Setup of north:
==> flow/design.v (excerpt) <==
module Cordic(clk,rst,phase_step,xin,yin,xout,yout);
parameter IN_WIDTH	= 16; 
parameter EXTRA_BITS	= 6; 
localparam WI			= IN_WIDTH;
localparam WXY			= IN_WIDTH+EXTRA_BITS; 
localparam STG			= WXY; 
input clk;
input rst; 
input signed  [31:0]    phase_step; 
input signed  [WI-1:0]  xin,yin;
output signed [WXY-1:0] xout,yout;
wire signed [31:0] atan_table [0:31];
                 assign atan_table[00] = 32'b0010_0000_0000_0000_0000_0000_0000_0000;
						assign atan_table[01] = 32'b0001_0010_1110_0100_0000_0101_0001_1110;
						assign atan_table[02] = 32'b0000_1001_1111_1011_0011_1000_0101_1011;
						assign atan_table[03] = 32'b0000_0101_0001_0001_0001_0001_1101_0100;
						assign atan_table[04] = 32'b0000_0010_1000_1011_0000_1101_0100_0011;
						assign atan_table[05] = 32'b0000_0001_0100_0101_1101_0111_1110_0001;
						assign atan_table[06] = 32'b0000_0000_1010_0010_1111_0110_0001_1110;
						assign atan_table[07] = 32'b0000_0000_0101_0001_0111_1100_0101_0101;
						assign atan_table[08] = 32'b0000_0000_0010_1000_1011_1110_0101_0011;
						assign atan_table[09] = 32'b0000_0000_0001_0100_0101_1111_0010_1111;
						assign atan_table[10] = 32'b0000_0000_0000_1010_0010_1111_1001_1000;
						assign atan_table[11] = 32'b0000_0000_0000_0101_0001_0111_1100_1100;
  ...
Size in the first run: ~1600 flip-flops, about 0.11 mm2 of cells after synthesis.
clock: 7.64 ns
lec_check: 0
cap_margin: 5
cell_pad_in_sites_detail_placement: 0
core_margin: 2
core_utilization: 40
cts_cluster_diameter: 51
cts_cluster_size: 18
gpl_timing_driven: 0
hold_slack_margin: 0.28
min_routing_layer: met1
place_density_lb_addon: 0.27
setup_slack_margin: -0.23
slew_margin: 15
tns_end_percent: 55
run.sh (not shown) runs the stock make flow with config.mk's settings and CLKGATE_MAP_FILE=.
Input-level comparison between south and north:
- GPL_TIMING_DRIVEN no longer set, was 0
- SLEW_MARGIN now 20, was 15
- PLACE_DENSITY_LB_ADDON no longer set, was 0.27
- SETUP_SLACK_MARGIN no longer set, was -0.23
- HOLD_SLACK_MARGIN no longer set, was 0.28
- CTS_CLUSTER_DIAMETER no longer set, was 51
- CAP_MARGIN now 20, was 5
- CORE_UTILIZATION now 72, was 40
- TNS_END_PERCENT no longer set, was 55
- MIN_ROUTING_LAYER no longer set, was met1
- CELL_PAD_IN_SITES_DETAIL_PLACEMENT no longer set, was 0
- CTS_CLUSTER_SIZE now 98, was 18
- the clock period (ns, I/O delays scaled along) now 4.8, was 7.64
==> results <==
north → south: synthesis area per yosys roughly the same; shortest period the worst path allows went down by 0.90 ns; area added between synthesis and finish has decreased.
Setup changes, south to east
- an added CORE_ASPECT_RATIO of 0.5
- a change of CTS_CLUSTER_SIZE from 98 to 10
- a change of CAP_MARGIN from 20 to 35
- an added SETUP_SLACK_MARGIN of 1.41
- an added CTS_CLUSTER_DIAMETER of 396
Notes after the runs:
- The run showing the greater total buffers and inverters traversed by the critical path is south.
- Compared to south, east shows a wider setup margin.
- south → east: via total after detailed routing now larger; final cell count now larger; area added between synthesis and finish now larger.
Modified inputs, west compared to east
- CORE_ASPECT_RATIO: 0.5 -> unset
- CTS_CLUSTER_SIZE: 10 -> unset
- CTS_CLUSTER_DIAMETER: 396 -> 379
- SETUP_SLACK_MARGIN: 1.41 -> -0.33
- CAP_MARGIN: 35 -> 5
- the clock period (ns, I/O delays scaled along): 4.8 -> 3.27
east and west: one clean run, east; the rest did not finish clean.
In west the implementation completed, yet the final layout does not meet the checks, the culprit being setup timing.
For clock tree buffer count of the final layout, dividing the value from west by the value from east gives 1.11.
east → west: critical path required time decreased by 1.51 ns relative to the old numbers.
Min area growth from synthesis to layout across west and east: east
The full die area was comparable across west and east.
Cell area (higher): west
The initial cell density of the core was comparable across west and east.
Between east and west, the flow reports global-route wire length before repair increasing by more than 10%.
Taking east as the reference, in west final design utilization grew by 1.9 points; multi-input combinational cell area lower.
